==> xenon <==
Design arbiter_puf, start of the top module:
module arbiter_puf #(parameter challenge_size = 8, response_width = 24)
					(input logic [challenge_size-1 : 0] challenge,
					input logic clk, reset,
					output logic [response_width-1 : 0] response);
Settings: LEC_CHECK=0, ABC_AREA=1, CAP_MARGIN=20, CELL_PAD_IN_SITES_DETAIL_PLACEMENT=1, CELL_PAD_IN_SITES_GLOBAL_PLACEMENT=1, CORE_MARGIN=2, CORE_UTILIZATION=59, CTS_CLUSTER_DIAMETER=27, CTS_CLUSTER_SIZE=33, GPL_ROUTABILITY_DRIVEN=0, SLEW_MARGIN=0, TNS_END_PERCENT=30; clock period 8.0 ns.
run.sh (not shown) runs the stock make flow with config.mk's settings and CLKGATE_MAP_FILE=.
==> nickel: changes against xenon <==
CORE_MARGIN = 6   (was 2)
CORE_UTILIZATION = 37   (was 59)
CTS_CLUSTER_SIZE = 44   (was 33)
GPL_TIMING_DRIVEN = 0   (was unset)
PLACE_DENSITY = 0.92   (was unset)
==> garnet: changes against xenon <==
ABC_AREA = unset   (was 1)
CELL_PAD_IN_SITES_DETAIL_PLACEMENT = unset   (was 1)
CELL_PAD_IN_SITES_GLOBAL_PLACEMENT = unset   (was 1)
CORE_UTILIZATION = 65   (was 59)
CTS_CLUSTER_DIAMETER = unset   (was 27)
CTS_CLUSTER_SIZE = unset   (was 33)
GPL_ROUTABILITY_DRIVEN = unset   (was 0)
SETUP_SLACK_MARGIN = 0.74   (was unset)
SLEW_MARGIN = 20   (was 0)
TNS_END_PERCENT = unset   (was 30)
==> flow/constraint.sdc (replaced) <==
create_clock -name core_clock -period 4.4 [get_ports {clk}]
set_input_delay 0.8800 -clock core_clock [delete_from_list [all_inputs] [get_ports {clk}]]
set_output_delay 0.8800 -clock core_clock [all_outputs]
set_load 0.01 [all_outputs]
==> results <==
The highest power belongs to garnet, the lowest to nickel.
Register-to-register slack, lowest first: garnet, nickel, xenon.
Sequential power: garnet is larger than nickel (82%).
Between xenon and nickel, the lower via count is in xenon (gap about 12%, measured against nickel).
Clock skew: garnet < xenon < nickel.
In flip-flop count, garnet and xenon do not differ.
nickel finished clean. xenon completed with no timing, DRC or antenna violations. garnet finished clean.
Hold slack: garnet > xenon > nickel.
Between xenon and garnet, the lower global-route usage is in garnet (gap 7.2 points).
==> figures <==
HPWL after detailed placement: nickel 286000 um; xenon 247000 um; garnet 210000 um
Total cells reported by yosys after synthesis: nickel 14500; xenon 14500; garnet 14200
Placed cell count: nickel 21300; xenon 18500; garnet 17800
Power in sequential cells: nickel 19600 uW; xenon 19700 uW; garnet 35700 uW
Power in combinational cells: nickel 1030 uW; xenon 846 uW; garnet 920 uW
Post-Place Worst Slack: nickel 2.28 ns; xenon 4.14 ns; garnet 1.87 ns
Internal portion of total power: nickel 44300 uW; xenon 47200 uW; garnet 56300 uW
Worst flop-to-flop path startpoint: nickel lfsr1.out_lfsr[7]; xenon en; garnet en
Pre-Place Util: nickel 37.2%; xenon 59.2%; garnet 65.3%
Count of placed standard cells in the final layout, fillers left out: nickel 22900; xenon 20200; garnet 18600
Run status: nickel finished clean; xenon finished clean; garnet finished clean
Fin crit share: nickel 59.2%; xenon 45.6%; garnet 61.4%
Cell with the largest stage delay on the worst path: nickel sky130_fd_sc_hd__buf_16; xenon sky130_fd_sc_hd__clkdlybuf4s50_1; garnet sky130_fd_sc_hd__clkdlybuf4s50_1
Setup clock skew after layout: nickel 0.193 ns; xenon 0.0389 ns; garnet 0.0173 ns
Library cells used by synthesis: nickel 29; xenon 29; garnet 34
Floorplan net count: nickel 14500; xenon 14500; garnet 14200
Total tool warning count: nickel 149; xenon 75; garnet 63
Routed length on met1: nickel 223000 um; xenon 192000 um; garnet 143000 um

---

==> job 6135: inputs <==
Starting RTL as in the previous note.
Settings: LEC_CHECK=0, CAP_MARGIN=15, CELL_PAD_IN_SITES_DETAIL_PLACEMENT=0, CELL_PAD_IN_SITES_GLOBAL_PLACEMENT=0, CORE_MARGIN=2, CORE_UTILIZATION=72, CTS_CLUSTER_SIZE=70, GPL_TIMING_DRIVEN=1, HOLD_SLACK_MARGIN=0.08, MAX_ROUTING_LAYER=met5, MIN_ROUTING_LAYER=met1, PLACE_DENSITY_LB_ADDON=0.0, SETUP_SLACK_MARGIN=0.63, SLEW_MARGIN=40; clock period 2.15 ns.
==> job 4920: changes against job 6135 <==
- ABC_AREA: unset -> 1
- CAP_MARGIN: 15 -> 20
- CELL_PAD_IN_SITES_DETAIL_PLACEMENT: 0 -> unset
- CELL_PAD_IN_SITES_GLOBAL_PLACEMENT: 0 -> unset
- CTS_CLUSTER_SIZE: 70 -> unset
- GPL_TIMING_DRIVEN: 1 -> unset
- HOLD_SLACK_MARGIN: 0.08 -> unset
- MAX_ROUTING_LAYER: met5 -> unset
- MIN_ROUTING_LAYER: met1 -> unset
- PLACE_DENSITY_LB_ADDON: 0.0 -> unset
- SETUP_SLACK_MARGIN: 0.63 -> unset
- SLEW_MARGIN: 40 -> 20
==> flow/constraint.sdc (replaced) <==
create_clock -name core_clock -period 5.48 [get_ports {clk}]
set_input_delay 1.0960 -clock core_clock [delete_from_list [all_inputs] [get_ports {clk}]]
set_output_delay 1.0960 -clock core_clock [all_outputs]
set_load 0.01 [all_outputs]
==> job 102: changes against job 6135 <==
- CAP_MARGIN: 15 -> 20
- CELL_PAD_IN_SITES_DETAIL_PLACEMENT: 0 -> unset
- CELL_PAD_IN_SITES_GLOBAL_PLACEMENT: 0 -> unset
- CTS_CLUSTER_SIZE: 70 -> 19
- GPL_TIMING_DRIVEN: 1 -> unset
- HOLD_SLACK_MARGIN: 0.08 -> unset
- MAX_ROUTING_LAYER: met5 -> unset
- MIN_ROUTING_LAYER: met1 -> unset
- PLACE_DENSITY_LB_ADDON: 0.0 -> 0.01
- SETUP_SLACK_MARGIN: 0.63 -> 0.62
- SLEW_MARGIN: 40 -> 20
==> GITHUB_STEP_SUMMARY <==
### Yosys + OpenROAD results

| Metric | Value |
|---|---|
| Area share, top type | `between 50% and 60%` |
| First-pass GRT wire length | `about 550000 um` |
| Inverters | `98` |
| ANT cells | `4` |
| Initial antenna violation count | `6` |
| Fin worst setup slack | `about 0.27 ns` |
| Fraction of area in multi-input gates | `41.7%` |
| Status | `complete, no violations` |
| Placed Cells | `17528` |
| Met1 WL | `around 140000 um` |
| CP Cell Sequence | `buf_6` |
# the run above: job 102

==> GITHUB_STEP_SUMMARY <==
### Yosys + OpenROAD results

| Metric | Value |
|---|---|
| Status | `complete, no violations` |
| Area share, top type | `about 52%` |
| Inverters | `roughly 98` |
| First-pass GRT wire length | `between 500000 and 600000 um` |
| Initial antenna violation count | `7` |
| Met1 WL | `approximately 140000 um` |
| Placed Cells | `around 18000` |
# the run above: job 6135

==> GITHUB_STEP_SUMMARY <==
### Yosys + OpenROAD results

| Metric | Value |
|---|---|
| Flip-flops | `3842` |
| First-pass GRT wire length | `between 500000 and 600000 um` |
| Placed Cells | `17712` |
| Area share, top type | `a little over 50%` |
| Met1 WL | `~150000 um` |
| Hold-fix buffers, CTS | `0` |
| Inverters | `194` |
| Initial antenna violation count | `8` |
| Crit path DRT | `4.38 ns` |
| ANT cells | `4` |
| Status | `complete, no violations` |
# the run above: job 4920


---

==> inputs of run Z <==
Starting RTL as in the previous note.
Design arbiter_puf, start of the top module:
module arbiter_puf #(parameter challenge_size = 8, response_width = 24)
					(input logic [challenge_size-1 : 0] challenge,
					input logic clk, reset,
					output logic [response_width-1 : 0] response);
logic [challenge_size-1 : 0] out_lfsr;
logic [31:0] out_muxchain;
logic temp_out_mux1, temp_out_mux2;
logic out_mux1, out_mux2, en;
logic [7:0] count;
logic temp_comp;
logic [response_width-1 : 0] temp_response;
lfsr #(challenge_size) lfsr1(.clk(clk), .en_lfsr(en), .reset(reset), .in_lfsr(challenge), .out_lfsr(out_lfsr));
logic [7:0] out_chain0, out_chain1;
chain c0 (.in(en), .clk(clk), .reset(reset), .challenge(out_lfsr), .out_chain(out_chain0));
chain c1 (.in(en), .clk(clk), .reset(reset), .challenge(out_lfsr), .out_chain(out_chain1));
assign out_muxchain[7:0] = out_chain0;
assign out_muxchain[15:8] = out_chain1;
assign out_muxchain[31:16] = '0;
mux16_1 m3(.in0(out_muxchain[0]), .in1(out_muxchain[1]), .in2(out_muxchain[2]), .in3(out_muxchain[3]), .in4(out_muxchain[4]), .in5(out_muxchain[5]), .in6(out_muxchain[6]), .in7(out_muxchain[7]), .in8(out_muxchain[8]), .in9(out_muxchain[9]), .in10(out_muxchain[10]), .in11(out_muxchain[11]), .in12(out_muxchain[12]), .in13(out_muxchain[13]), .in14(out_muxchain[14]), .in15(out_muxchain[15]), .se(out_lfsr[3:0]), .out(temp_out_mux1)); 
mux16_1 m4(.in0(out_muxchain[16]), .in1(out_muxchain[17]), .in2(out_muxchain[18]), .in3(out_muxchain[19]), .in4(out_muxchain[20]), .in5(out_muxchain[21]), .in6(out_muxchain[22]), .in7(out_muxchain[23]), .in8(out_muxchain[24]), .in9(out_muxchain[25]), .in10(out_muxchain[26]), .in11(out_muxchain[27]), .in12(out_muxchain[28]), .in13(out_muxchain[29]), .in14(out_muxchain[30]), .in15(out_muxchain[31]), .se(out_lfsr[7:4]), .out(temp_out_mux2));
assign  out_mux1 = temp_out_mux1;
assign  out_mux2 = temp_out_mux2;
always_ff@(posedge clk, negedge reset)
begin:SEQ
	if(~reset)
	begin
		count <= '0;
		temp_response <= '0;
		temp_comp <= '0;
		response <= '0;
		en <= 0;
	end
	else
	begin
		if(count < response_width)
		begin
			if(out_mux1 > out_mux2)
			begin
				temp_comp <= 1;
			end
			else
  ...
Settings: LEC_CHECK=0, CAP_MARGIN=0, CORE_MARGIN=2, CORE_UTILIZATION=65, HOLD_SLACK_MARGIN=0.29, SETUP_SLACK_MARGIN=0.93, SLEW_MARGIN=20, TNS_END_PERCENT=5; clock period 3.76 ns.
==> run P: changes against run Z <==
- CAP_MARGIN: 0 -> 20
- CORE_ASPECT_RATIO: default -> 0.72
- CORE_UTILIZATION: 65 -> 72
- CTS_CLUSTER_SIZE: default -> 57
- PLACE_DENSITY_LB_ADDON: default -> 0.0
- SETUP_SLACK_MARGIN: 0.93 -> 0.62
- TNS_END_PERCENT: 5 -> default
==> flow/constraint.sdc (replaced) <==
create_clock -name core_clock -period 2.15 [get_ports {clk}]
set_input_delay 0.4300 -clock core_clock [delete_from_list [all_inputs] [get_ports {clk}]]
set_output_delay 0.4300 -clock core_clock [all_outputs]
set_load 0.01 [all_outputs]
==> results_dict.tcl <==
# flow metrics
set metrics [dict create \
    p_clk_mw 40.7 \
    hold_buffers 1 \
    postCtsSetupBuffers 0 \
    r2r_slack_ns 1.44 \
    outcome "timing/DRC/antenna clean" \
    antenna_found_initial 9 \
    grt_setup_unrepaired "no" \
    hold_depth 1 \
]
[end of results for run Z]
==> results_dict.tcl <==
# flow metrics
set metrics [dict create \
    outcome "timing/DRC/antenna clean" \
    hold_depth 2 \
    hold_buffers 7 \
    antenna_found_initial 6 \
    hold_viol 0 \
    postCtsSetupBuffers 25 \
    r2r_slack_ns 0.29 \
    grt_setup_unrepaired "yes" \
]
[end of results for run P]

---

==> run R: inputs <==
Starting RTL as in the previous note.
## arbiter_puf
module arbiter_puf #(parameter challenge_size = 8, response_width = 24)
					(input logic [challenge_size-1 : 0] challenge,
					input logic clk, reset,
					output logic [response_width-1 : 0] response);
clock: 8.0 ns
lec_check: 0
abc_area: 1
cap_margin: 20
cell_pad_in_sites_detail_placement: 1
cell_pad_in_sites_global_placement: 1
core_margin: 6
core_utilization: 59
cts_cluster_diameter: 27
cts_cluster_size: 81
gpl_routability_driven: 0
gpl_timing_driven: 0
slew_margin: 0
tns_end_percent: 30
==> run X: changes against run R <==
==> flow/config.mk (replaced) <==
export PLATFORM = sky130hd
export DESIGN_NAME = arbiter_puf
export DESIGN_NICKNAME = arbiter_puf
export VERILOG_FILES = /design/flow/design.v
export SDC_FILE = /design/flow/constraint.sdc
export NUM_CORES = 4
export LEC_CHECK = 0
export CAP_MARGIN = 20
export CORE_MARGIN = 2
export CORE_UTILIZATION = 70
export CTS_CLUSTER_SIZE = 19
export PLACE_DENSITY_LB_ADDON = 0.01
export SETUP_SLACK_MARGIN = 0.88
export SLEW_MARGIN = 20
==> flow/constraint.sdc (replaced) <==
create_clock -name core_clock -period 3.45 [get_ports {clk}]
set_input_delay 0.6900 -clock core_clock [delete_from_list [all_inputs] [get_ports {clk}]]
set_output_delay 0.6900 -clock core_clock [all_outputs]
set_load 0.01 [all_outputs]
==> run C: changes against run R <==
==> flow/config.mk (replaced) <==
export PLATFORM = sky130hd
export DESIGN_NAME = arbiter_puf
export DESIGN_NICKNAME = arbiter_puf
export VERILOG_FILES = /design/flow/design.v
export SDC_FILE = /design/flow/constraint.sdc
export NUM_CORES = 4
export LEC_CHECK = 0
export ABC_AREA = 1
export CAP_MARGIN = 20
export CORE_MARGIN = 2
export CORE_UTILIZATION = 72
export CTS_CLUSTER_DIAMETER = 227
export SLEW_MARGIN = 20
==> flow/constraint.sdc (replaced) <==
create_clock -name core_clock -period 2.15 [get_ports {clk}]
set_input_delay 0.4300 -clock core_clock [delete_from_list [all_inputs] [get_ports {clk}]]
set_output_delay 0.4300 -clock core_clock [all_outputs]
set_load 0.01 [all_outputs]
==> comparison <==
Between run R and run X, the lower clock power is in run R (gap about 4%, measured against run X). Sequential share of layout area: run R < run C < run X. In synthesized cell count, run R and run C do not differ. The lowest cell area belongs to run X, the highest to run R. Worst hold slack: run X is worse than run R (0.38 ns). Die size: run C < run X < run R. Final cell count: run R > run C > run X.
==> figures <==
item	run C	run X	run R
Final layout net count	14700	14400	15500
CTS-repair resized insts	24	8	0
Detailed Route WL	330 mm	312 mm	520 mm
Switching power share of the total	21.0%	20.7%	22.1%
Iteration-0 DRC count of the detailed router	3852	3464	4397
Non-clk buf share	1.20%	0.723%	1.25%
Adder share	0.0132%	0.0132%	0.0132%
Status	complete, no violations	complete, no violations	complete, no violations
Routed met1 length	153 mm	143 mm	208 mm
Sum of internal, switching and leakage power	145 mW	90.0 mW	62.0 mW
Clock share of power	47.6%	48.0%	66.8%
Via count normalized by instance count	5.07	5.01	5.17
Synthesized netlist net count	14500	14200	14500
Type of the setup path with the least slack	reg2out	reg2out	in2async
Cell total in the yosys stat output	14500	14200	14500
Routed length per placed instance	17.8 um	17.1 um	25.2 um

---

==> build 37 <==
Starting RTL as in the previous note.
Settings: LEC_CHECK=0, CAP_MARGIN=35, CELL_PAD_IN_SITES_DETAIL_PLACEMENT=0, CELL_PAD_IN_SITES_GLOBAL_PLACEMENT=0, CORE_MARGIN=5, CORE_UTILIZATION=72, CTS_CLUSTER_SIZE=70, GPL_TIMING_DRIVEN=1, MAX_ROUTING_LAYER=met5, MIN_ROUTING_LAYER=met1, SETUP_SLACK_MARGIN=0.67, SLEW_MARGIN=20; clock period 2.25 ns.
==> build 12 (differences from build 37) <==
==> flow/config.mk (replaced) <==
export PLATFORM = sky130hd
export DESIGN_NAME = arbiter_puf
export DESIGN_NICKNAME = arbiter_puf
export VERILOG_FILES = /design/flow/design.v
export SDC_FILE = /design/flow/constraint.sdc
export NUM_CORES = 4
export LEC_CHECK = 0
export CAP_MARGIN = 20
export CORE_MARGIN = 2
export CORE_UTILIZATION = 59
export SETUP_SLACK_MARGIN = 0.97
export SLEW_MARGIN = 20
==> flow/constraint.sdc (replaced) <==
create_clock -name core_clock -period 3.76 [get_ports {clk}]
set_input_delay 0.7520 -clock core_clock [delete_from_list [all_inputs] [get_ports {clk}]]
set_output_delay 0.7520 -clock core_clock [all_outputs]
set_load 0.01 [all_outputs]
==> comparison table <==
Buffering stage count on the worst path with inverters included: build 12 1; build 37 2
Global-route met2 utilization: build 12 33.2%; build 37 40.3%
Worst Setup End Kind: build 12 output pin; build 37 flop
Worst hold path type: build 12 in2async; build 37 in2reg
Seq power: build 12 41.8 mW; build 37 69.7 mW
Buffer share of cell area: build 12 0.899%; build 37 1.32%
Register area: build 12 101,000 sq um; build 37 101,000 sq um
Init Core Util: build 12 59.2%; build 37 72.3%
Die Wd: build 12 571 um; build 37 523 um
Met1 usage in global routing: build 12 27.8%; build 37 33.3%
P_sw: build 12 17.7 mW; build 37 28.4 mW
Sequential fraction of design power: build 12 48.7%; build 37 50.6%
Outcome: build 12 complete, no violations; build 37 complete, no violations
RSZ-0062 raised after global routing: build 12 no; build 37 yes
Share of total power consumed by net switching: build 12 20.7%; build 37 20.6%
Log Warnings: build 12 43; build 37 41
Die Size: build 12 326,000 sq um; build 37 274,000 sq um
Met1 WL: build 12 147 mm; build 37 143 mm
Relative slew margins: build 12 33.8%; build 37 48.5%
Seq/total area: build 12 48.1%; build 37 48.4%
Number of buffers inserted by hold repair at cts: build 12 0; build 37 1
Library cell contributing the largest single delay on the critical path: build 12 clkdlybuf4s50_1; build 37 mux4_2
Row count: build 12 208; build 37 188
Crit path launch: build 12 response[7]$_DFFE_PN0P_; build 37 en$_DFFE_PN0P_
Critical path endpoint: build 12 response[7]; build 37 c0.c7.d0.q$_DFFE_PN0P_
Power figures rest on the tool's default switching activity, not on a simulated workload.
